Design arctan, start of the top module:
module arctan #
	(
		parameter integer C_S00_AXIS_TDATA_WIDTH	= 32,
		parameter integer C_M00_AXIS_TDATA_WIDTH	= 32,
    parameter integer ITERATIONS = 16
	)
	(
		input wire  s00_axis_aclk, s00_axis_aresetn,
		input wire  s00_axis_tlast, s00_axis_tvalid,
		input wire [C_S00_AXIS_TDATA_WIDTH-1 : 0] s00_axis_tdata,
		input wire [(C_S00_AXIS_TDATA_WIDTH/8)-1: 0] s00_axis_tstrb,
		output logic  s00_axis_tready,
		input wire  m00_axis_aclk, m00_axis_aresetn,
		input wire  m00_axis_tready,
		output logic  m00_axis_tvalid, m00_axis_tlast,
		output logic [C_M00_AXIS_TDATA_WIDTH-1 : 0] m00_axis_tdata,
		output logic [(C_M00_AXIS_TDATA_WIDTH/8)-1: 0] m00_axis_tstrb
	);
Size in the first run: roughly 10000 cells after synthesis, roughly 1000 flip-flops, ~82 I/O pins.
clock: 3.82 ns
lec_check: 0
cap_margin: 20
core_margin: 2
core_utilization: 72
place_density: 0.64
setup_slack_margin: 0.7
slew_margin: 20
run.sh (not shown) runs the stock make flow with config.mk's settings and CLKGATE_MAP_FILE=.
The first run ended with an error in global routing (5_1_grt).
Edit:
Settings changed: CORE_UTILIZATION 72 to 66, PLACE_DENSITY 0.64 to default.
Clock period 3.82 ns to 4.12 ns, I/O delays scaled along.
=> The changed run completed with no timing, DRC or antenna violations; die area came out higher by 9.0%; synthesized area does not change; synthesized cell count does not change.
Edit:
Settings changed: CORE_UTILIZATION 66 to 27, SETUP_SLACK_MARGIN 0.7 to default.
Clock period 4.12 ns to 5.15 ns, I/O delays scaled along.
Combinational power shrinks by a quarter to a third.
Final area shrinks slightly.
Power shrinks by about a fifth.
Flip-flop count is unchanged.
Critical path depth shrinks by 3.
Global-route usage shrinks by 20 points.
Via count shrinks by a few percent.
Final cell count grows by about a fifth.
Maximum frequency shrinks by about a fifth.
Setup slack is better by 410 ps.
Area after synthesis does not change.


main:
The RTL this note starts from:
==> flow/design.v <==
module arctan #
	(
		parameter integer C_S00_AXIS_TDATA_WIDTH	= 32,
		parameter integer C_M00_AXIS_TDATA_WIDTH	= 32,
    parameter integer ITERATIONS = 16
	)
	(
		input wire  s00_axis_aclk, s00_axis_aresetn,
		input wire  s00_axis_tlast, s00_axis_tvalid,
		input wire [C_S00_AXIS_TDATA_WIDTH-1 : 0] s00_axis_tdata,
		input wire [(C_S00_AXIS_TDATA_WIDTH/8)-1: 0] s00_axis_tstrb,
		output logic  s00_axis_tready,
		input wire  m00_axis_aclk, m00_axis_aresetn,
		input wire  m00_axis_tready,
		output logic  m00_axis_tvalid, m00_axis_tlast,
		output logic [C_M00_AXIS_TDATA_WIDTH-1 : 0] m00_axis_tdata,
		output logic [(C_M00_AXIS_TDATA_WIDTH/8)-1: 0] m00_axis_tstrb
	);
  parameter int PI_15 = 102943;
  logic m00_axis_tvalid_reg, m00_axis_tlast_reg;
  logic [C_M00_AXIS_TDATA_WIDTH-1 : 0] m00_axis_tdata_reg;
  logic [(C_M00_AXIS_TDATA_WIDTH/8)-1: 0] m00_axis_tstrb_reg;
  logic signed [(C_S00_AXIS_TDATA_WIDTH/2)-1:0] x_pipe [ITERATIONS-1:0];
  logic signed [(C_S00_AXIS_TDATA_WIDTH/2)-1:0] y_pipe [ITERATIONS-1:0];
  logic signed [(C_S00_AXIS_TDATA_WIDTH)-1:0] phase [ITERATIONS-1:0];
  logic [ITERATIONS-1:0] valid_pipe, tlast_pipe;
  logic [(C_S00_AXIS_TDATA_WIDTH/8)-1:0] strobe_pipe [ITERATIONS-1:0];
  assign s00_axis_tready = m00_axis_tready || ~valid_pipe[ITERATIONS-1];
  assign m00_axis_tvalid = valid_pipe[ITERATIONS-1];
  assign m00_axis_tlast = tlast_pipe[ITERATIONS-1];
  assign m00_axis_tstrb = strobe_pipe[ITERATIONS-1];
  logic signed [(C_S00_AXIS_TDATA_WIDTH/2)-1:0] atan_lut [ITERATIONS-1:0];
  always_comb begin
        atan_lut[0] = 16'h6487;   
        atan_lut[1] = 16'h3B58;   
        atan_lut[2] = 16'h1F5B;   
        atan_lut[3] = 16'h0FEA;   
        atan_lut[4] = 16'h07FD;   
        atan_lut[5] = 16'h03FF;   
        atan_lut[6] = 16'h01FF;   
        atan_lut[7] = 16'h00FF;   
        atan_lut[8] = 16'h007F;   
        atan_lut[9] = 16'h003F;   
        atan_lut[10] = 16'h001F;   
        atan_lut[11] = 16'h000F;   
        atan_lut[12] = 16'h0007;   
        atan_lut[13] = 16'h0003;   
        atan_lut[14] = 16'h0001;   
        atan_lut[15] = 16'h0000;   
  end
  wire signed [(C_S00_AXIS_TDATA_WIDTH/2)-1:0] x_in = s00_axis_tdata[(C_S00_AXIS_TDATA_WIDTH/2)-1: 0];
  wire signed [(C_S00_AXIS_TDATA_WIDTH/2)-1:0] y_in = s00_axis_tdata[C_S00_AXIS_TDATA_WIDTH-1:(C_S00_AXIS_TDATA_WIDTH/2)];
  assign m00_axis_tdata = phase[ITERATIONS-1];
  always_ff @(posedge s00_axis_aclk)begin
    if (s00_axis_aresetn==0)begin
      for (int i = 0; i < ITERATIONS; i++) begin
                x_pipe[i] <= '0;
                y_pipe[i] <= '0;
                phase[i] <= '0;
                valid_pipe[i] <= 1'b0;
                strobe_pipe[i] <= '0;
                tlast_pipe[i] <= 1'b0;
      end
    end else begin
      if (s00_axis_tready)begin
        if (s00_axis_tvalid) begin
            if ((x_in < 0 ) && (y_in< 0)) begin
              x_pipe[0] <= -x_in;
              y_pipe[0] <= -y_in;
              phase[0] <= -PI_15;
            end else if ((x_in < 0 ) && (y_in >= 0)) begin
              x_pipe[0] <= -x_in;
              y_pipe[0] <= -y_in;
              phase[0] <= PI_15;
            end else begin
              x_pipe[0] <= x_in;
              y_pipe[0] <= y_in;
              phase[0] <= '0;
            end
            valid_pipe[0] <= 1'b1;
            tlast_pipe[0] <= s00_axis_tlast;
            strobe_pipe[0] <= s00_axis_tstrb;
        end else begin
            valid_pipe[0] <= 1'b0;
            tlast_pipe[0] <= 1'b0;
            strobe_pipe[0] <= '0;
        end
        for (int i = 1; i < ITERATIONS; i++) begin
            if (valid_pipe[i-1]) begin
              if (y_pipe[i-1] >= 0) begin
                x_pipe[i] <= x_pipe[i-1] + (y_pipe[i-1] >>> i-1);
                y_pipe[i] <= y_pipe[i-1] - (x_pipe[i-1] >>> i-1);
                phase[i] <= phase[i-1] + atan_lut[i-1];
              end else begin
                x_pipe[i] <= x_pipe[i-1] - (y_pipe[i-1] >>> i-1);
                y_pipe[i] <= y_pipe[i-1] + (x_pipe[i-1] >>> i-1);
                phase[i] <= phase[i-1] - atan_lut[i-1];
              end
              valid_pipe[i] <= valid_pipe[i-1];
              strobe_pipe[i] <= strobe_pipe[i-1];
              tlast_pipe[i] <= tlast_pipe[i-1];
            end else begin
              valid_pipe[i] <= 0;
              strobe_pipe[i] <= 0;
              tlast_pipe[i] <= 0;
            end
        end
      end
    end
  end
endmodule
Settings: LEC_CHECK=0, CAP_MARGIN=20, CORE_MARGIN=2, CORE_UTILIZATION=72, CTS_CLUSTER_SIZE=14, PLACE_DENSITY=0.95, SETUP_SLACK_MARGIN=0.7, SLEW_MARGIN=20; clock period 4.12 ns.
Relative to main, the following input files were edited for the feature branch:
Settings: PLACE_DENSITY_LB_ADDON: unset -> 0.04; CTS_CLUSTER_SIZE: 14 -> unset; ABC_AREA: unset -> 1; PLACE_DENSITY: 0.95 -> unset; SETUP_SLACK_MARGIN: 0.7 -> 0.91; the clock period (ns, I/O delays scaled along): 4.12 -> 3.08.
--- outcome ---
- The number of cell instances after yosys synthesis in the feature branch is 1.5 times that in main.
- main ended with every stage complete and zero timing, DRC or antenna violations.
- The feature branch failed in global routing with GRT-0116.
- Overall die area, the feature branch vs main: up by more than 10%
- Compared with main, in the feature branch and-or/or-and share of the synthesized area fell by 5.3 points; number of unique standard cell types used by synthesis fell by 40%; die outline height rose by about 9%; number of rows created at floorplan rose by 11; share of synthesized cell area in full adder, half adder and majority cells fell by 1.9 points.
- Summary of the feature branch over main: synthesized area grew by 20%; post-synth area from yosys stat grew by about 20%; instance tally after logic synthesis grew by 5271.
No activity file was given, so power comes from the tool's default toggle rates.
